## JAM
module JAM (
input CLK,
input RST,
output reg [2:0] W,
output reg [2:0] J,
input [6:0] Cost,
output reg [3:0] MatchCount,
output reg [9:0] MinCost,
output reg Valid );
reg [2:0] n_state;
reg [2:0] c_state;
reg [2:0] max_index;
reg [2:0] max;
reg [2:0] sortlist [0:7];
reg directions [0:7];
reg sortable;
reg [2:0] list_index;
reg [9:0] cost_sum;
reg [9:0] cost_min;
parameter IDLE          = 3'd0,
          CAL_COST      = 3'd1,
          MIN_CONFIRM   = 3'd2,
          MOVE          = 3'd3,
          FIN           = 3'd4
;
always@(posedge CLK or posedge RST) begin
    if (RST) c_state <= IDLE;
    else c_state <= n_state;
end
always@(*) begin
    case(c_state)
        IDLE : n_state = CAL_COST;
        CAL_COST : n_state = (W == 3'd7) ? MIN_CONFIRM : c_state;
        MIN_CONFIRM : n_state = MOVE;
        MOVE : n_state = (sortable == 1'b0) ? FIN : CAL_COST;
        default : n_state = c_state;
    endcase
end
always @(posedge CLK or posedge RST) begin
    if(RST) list_index <= 3'd0;
    else if(n_state == CAL_COST) list_index <= list_index + 3'd1;
    else list_index <= 3'd0;
end
always @(posedge CLK or posedge RST) begin
    if(RST)begin
        sortlist[0] <= 3'd0;
        sortlist[1] <= 3'd1;
        sortlist[2] <= 3'd2;
        sortlist[3] <= 3'd3;
        sortlist[4] <= 3'd4;
        sortlist[5] <= 3'd5;
        sortlist[6] <= 3'd6;
        sortlist[7] <= 3'd7;
    end
    else if(c_state == MOVE && sortable == 1'b1)begin
        if(directions[sortlist[max_index]] == 1'b0)begin
            sortlist[max_index] <= sortlist[max_index-1];
            sortlist[max_index-1] <= sortlist[max_index];
        end
        else if(directions[sortlist[max_index]] == 1'b1)begin
            sortlist[max_index] <= sortlist[max_index+1];
            sortlist[max_index+1] <= sortlist[max_index];
        end
    end
end
always @(posedge CLK or posedge RST) begin
    if(RST)begin
        directions[0] <= 1'b0;
        directions[1] <= 1'b0;
        directions[2] <= 1'b0;
        directions[3] <= 1'b0;
        directions[4] <= 1'b0;
        directions[5] <= 1'b0;
        directions[6] <= 1'b0;
        directions[7] <= 1'b0;
    end
  ...
Size in the first run: ~78 flip-flops, ~30 I/O pins, ~9200 sq um of cells after synthesis.
clock: 6.24 ns
lec_check: 0
cap_margin: 20
core_margin: 2
core_utilization: 72
cts_cluster_diameter: 394
cts_cluster_size: 64
gpl_routability_driven: 0
hold_slack_margin: -0.09
place_density_lb_addon: 0.0
setup_slack_margin: 1.82
slew_margin: 40
run.sh (not shown) runs the stock make flow with config.mk's settings and CLKGATE_MAP_FILE=.
The starting point did not get past 4_1_cts with DPL-0038.
==> next run, changes <==
--- a/flow/config.mk
+++ b/flow/config.mk
@@ -8,0 +9 @@
+export CORE_ASPECT_RATIO = 1.39
@@ -10,3 +11 @@
-export CORE_UTILIZATION = 72
-export CTS_CLUSTER_DIAMETER = 394
-export CTS_CLUSTER_SIZE = 64
+export CORE_UTILIZATION = 40
@@ -14,3 +12,0 @@
-export HOLD_SLACK_MARGIN = -0.09
-export PLACE_DENSITY_LB_ADDON = 0.0
-export SETUP_SLACK_MARGIN = 1.82
@@ -17,0 +14 @@
+export TNS_END_PERCENT = 90
==> flow/constraint.sdc (replaced) <==
create_clock -name core_clock -period 14.8 [get_ports {CLK}]
set_input_delay 2.9600 -clock core_clock [delete_from_list [all_inputs] [get_ports {CLK}]]
set_output_delay 2.9600 -clock core_clock [all_outputs]
set_load 0.01 [all_outputs]
The new run passed the timing, design-rule and antenna checks.
Synthesized cell count stays the same.
Synthesized area does not change.
Die size rose by well over a third.
==> next run, changes <==
--- a/flow/config.mk
+++ b/flow/config.mk
@@ -9 +8,0 @@
-export CORE_ASPECT_RATIO = 1.39
@@ -11,4 +10,2 @@
-export CORE_UTILIZATION = 40
-export GPL_ROUTABILITY_DRIVEN = 0
-export SLEW_MARGIN = 40
-export TNS_END_PERCENT = 90
+export CORE_UTILIZATION = 67
+export SLEW_MARGIN = 20
==> flow/constraint.sdc (replaced) <==
create_clock -name core_clock -period 12.8 [get_ports {CLK}]
set_input_delay 2.5600 -clock core_clock [delete_from_list [all_inputs] [get_ports {CLK}]]
set_output_delay 2.5600 -clock core_clock [all_outputs]
set_load 0.01 [all_outputs]
The new run died in 5_1_grt with GRT-0232; area after synthesis stays the same; die size drops by about 40%; synthesized cell count is unchanged.
==> next run, changes <==
--- a/flow/config.mk
+++ b/flow/config.mk
@@ -10 +10 @@
-export CORE_UTILIZATION = 67
+export CORE_UTILIZATION = 40
==> flow/constraint.sdc (replaced) <==
create_clock -name core_clock -period 16.0 [get_ports {CLK}]
set_input_delay 3.2000 -clock core_clock [delete_from_list [all_inputs] [get_ports {CLK}]]
set_output_delay 3.2000 -clock core_clock [all_outputs]
set_load 0.01 [all_outputs]
Outcome:
- Now the flow ran to the end with no violations
- area after synthesis is unchanged
- die size climbs by 65%
- synthesized cell count stays the same

* * *

Starting RTL as in the previous note.
clock: 17.4 ns
lec_check: 0
abc_area: 1
cap_margin: 20
cell_pad_in_sites_detail_placement: 0
core_aspect_ratio: 0.81
core_margin: 2
core_utilization: 68
cts_cluster_diameter: 95
setup_slack_margin: 0.32
slew_margin: 5
tns_end_percent: 80
Edit:
--- a/flow/config.mk
+++ b/flow/config.mk
@@ -11,5 +11,7 @@
 export CORE_ASPECT_RATIO = 0.81
-export CORE_MARGIN = 2
-export CORE_UTILIZATION = 68
-export CTS_CLUSTER_DIAMETER = 95
+export CORE_MARGIN = 9
+export CORE_UTILIZATION = 34
+export CTS_CLUSTER_DIAMETER = 376
+export CTS_CLUSTER_SIZE = 96
+export PLACE_DENSITY_LB_ADDON = 0.05
 export SETUP_SLACK_MARGIN = 0.32
==> flow/constraint.sdc (replaced) <==
create_clock -name core_clock -period 12.4 [get_ports {CLK}]
set_input_delay 2.4800 -clock core_clock [delete_from_list [all_inputs] [get_ports {CLK}]]
set_output_delay 2.4800 -clock core_clock [all_outputs]
set_load 0.01 [all_outputs]
Outcome: The changed run completed without violations; sequential power goes up by well over a third; sequential share of layout area goes down by 0.99 points; die size goes up by well over a third; setup slack loses 3300 ps; utilization goes down by 36 points; design area goes up by a few percent; global-route usage goes down by 25 points; clock power goes up by well over a third; hold slack loses 12 ps; power goes up by well over a third; count of clock-buffer cells in the layout goes up by 2.
Edit:
--- a/flow/config.mk
+++ b/flow/config.mk
@@ -7,3 +7,3 @@
 export LEC_CHECK = 0
-export ABC_AREA = 1
+export ABC_AREA = 0
 export CAP_MARGIN = 20
@@ -11,7 +11,5 @@
 export CORE_ASPECT_RATIO = 0.81
-export CORE_MARGIN = 9
-export CORE_UTILIZATION = 34
-export CTS_CLUSTER_DIAMETER = 376
-export CTS_CLUSTER_SIZE = 96
-export PLACE_DENSITY_LB_ADDON = 0.05
+export CORE_MARGIN = 2
+export CORE_UTILIZATION = 57
+export CTS_CLUSTER_DIAMETER = 95
 export SETUP_SLACK_MARGIN = 0.32
What happened: Now the flow completed, yet does not pass: setup timing; register-to-register slack gets worse by 2700 ps; die size shrinks by well over a third; via count goes up by about a fifth; synthesized cell count came out lower by about a fifth.

* * *

JAM again, from the RTL that the note above started with.
clock: 7.78 ns
lec_check: 0
abc_area: 1
cap_margin: 20
core_margin: 2
core_utilization: 72
cts_cluster_diameter: 396
slew_margin: 20
The first run did not get past 4_1_cts with DPL-0038.
==> next run, changes <==
- CTS_CLUSTER_DIAMETER: 396 -> unset
- CTS_CLUSTER_SIZE: unset -> 10
- clock period: 7.78 -> 15.0 ns (I/O delays scaled with it)
What happened:
- With this change the flow completed with no timing, DRC or antenna violations
- synthesized area stays the same
- synthesized cell count stays the same
- die size is unchanged
==> next run, changes <==
- ABC_AREA: 1 -> unset
- CORE_UTILIZATION: 72 -> 61
- CTS_CLUSTER_SIZE: 10 -> unset
- clock period: 15.0 -> 8.65 ns (I/O delays scaled with it)
After rerunning: The changed run never finished: it broke off in 5_1_grt; die area climbs by about a fifth; synthesized area grows by a few percent; synthesized cell count went down by about a fifth.
==> next run, changes <==
- CORE_UTILIZATION: 61 -> 70
- clock period: 8.65 -> 6.24 ns (I/O delays scaled with it)
- The new run ended with an error in 4_1_cts
- area after synthesis does not change
- die area falls by 12%
- synthesized cell count stays the same

* * *

## job 3700
Starting RTL as in the previous note.
==> flow/design.v (excerpt) <==
module JAM (
input CLK,
input RST,
output reg [2:0] W,
output reg [2:0] J,
input [6:0] Cost,
output reg [3:0] MatchCount,
output reg [9:0] MinCost,
output reg Valid );
export LEC_CHECK = 0
export ABC_AREA = 1
export CAP_MARGIN = 20
export CELL_PAD_IN_SITES_DETAIL_PLACEMENT = 0
export CORE_ASPECT_RATIO = 1.26
export CORE_MARGIN = 2
export CORE_UTILIZATION = 72
export CTS_CLUSTER_DIAMETER = 95
export PLACE_DENSITY = 0.35
export SETUP_SLACK_MARGIN = -0.45
export SLEW_MARGIN = 5
export TNS_END_PERCENT = 80
create_clock -name core_clock -period 9.45 [get_ports {CLK}]
Job 3700 terminated abnormally: global routing reported GRT-0116.
[inputs] job 9550 vs job 3700
Settings: SETUP_SLACK_MARGIN: -0.45 -> unset; CORE_UTILIZATION: 72 -> 40; SLEW_MARGIN: 5 -> 20; ABC_AREA: 1 -> unset; CORE_ASPECT_RATIO: 1.26 -> unset; TNS_END_PERCENT: 80 -> unset; CTS_CLUSTER_DIAMETER: 95 -> unset; PLACE_DENSITY: 0.35 -> unset; CELL_PAD_IN_SITES_DETAIL_PLACEMENT: 0 -> unset; the clock period (ns, I/O delays scaled along): 9.45 -> 15.5.
### Flow results
- Across job 3700 and job 9550, a clean result was obtained everywhere but in job 3700.
- Looking at xor and xnor fraction of the mapped netlist area, job 9550 sits above job 3700.
- Diff job 3700 -> job 9550: share of the core filled by cells before placement fell 34 points; average cell area after synthesis rose about 22%; worst setup timing slack at the placement stage rose 1.23 ns.
- Between job 9550 and job 3700, detailed-placement wirelength estimate is lower for job 9550, job 3700 comes in above that.
- Job 3700 → job 9550: die area has increased, post-synth area from yosys stat went up.
Setup changes, job 9550 to job 1099
Settings: CORE_UTILIZATION now 63, was 40; the clock period (ns, I/O delays scaled along) now 15.0, was 15.5.
### Flow results
- In job 1099, the met2 track demand over resource came out 23 points above the value in job 9550.
- Setup WNS job 9550 -> job 1099: worse
- Diff job 9550 -> job 1099: height of the die fell 20%; sequential share of layout area fell 0.17 points; die area fell 36%; largest voltage drop on the vdd net rose about 64%; core utilization rose 27 points.
- Job 9550 ended up with directions[5] as its last element of the critical path; job 1099 ended up with sortlist[3][2].
- For job 9550, the cell with the biggest individual delay on the critical path was a222oi_1, unlike job 1099, where it was dfrtp_2.
- Job 1099 vs. job 9550: clock distribution area overhead in the final layout went up 0.34 points, global-route wire length before repair went up 2.9%, residual antenna-violating net count after detailed routing held.
No activity file was given, so power comes from the tool's default toggle rates.
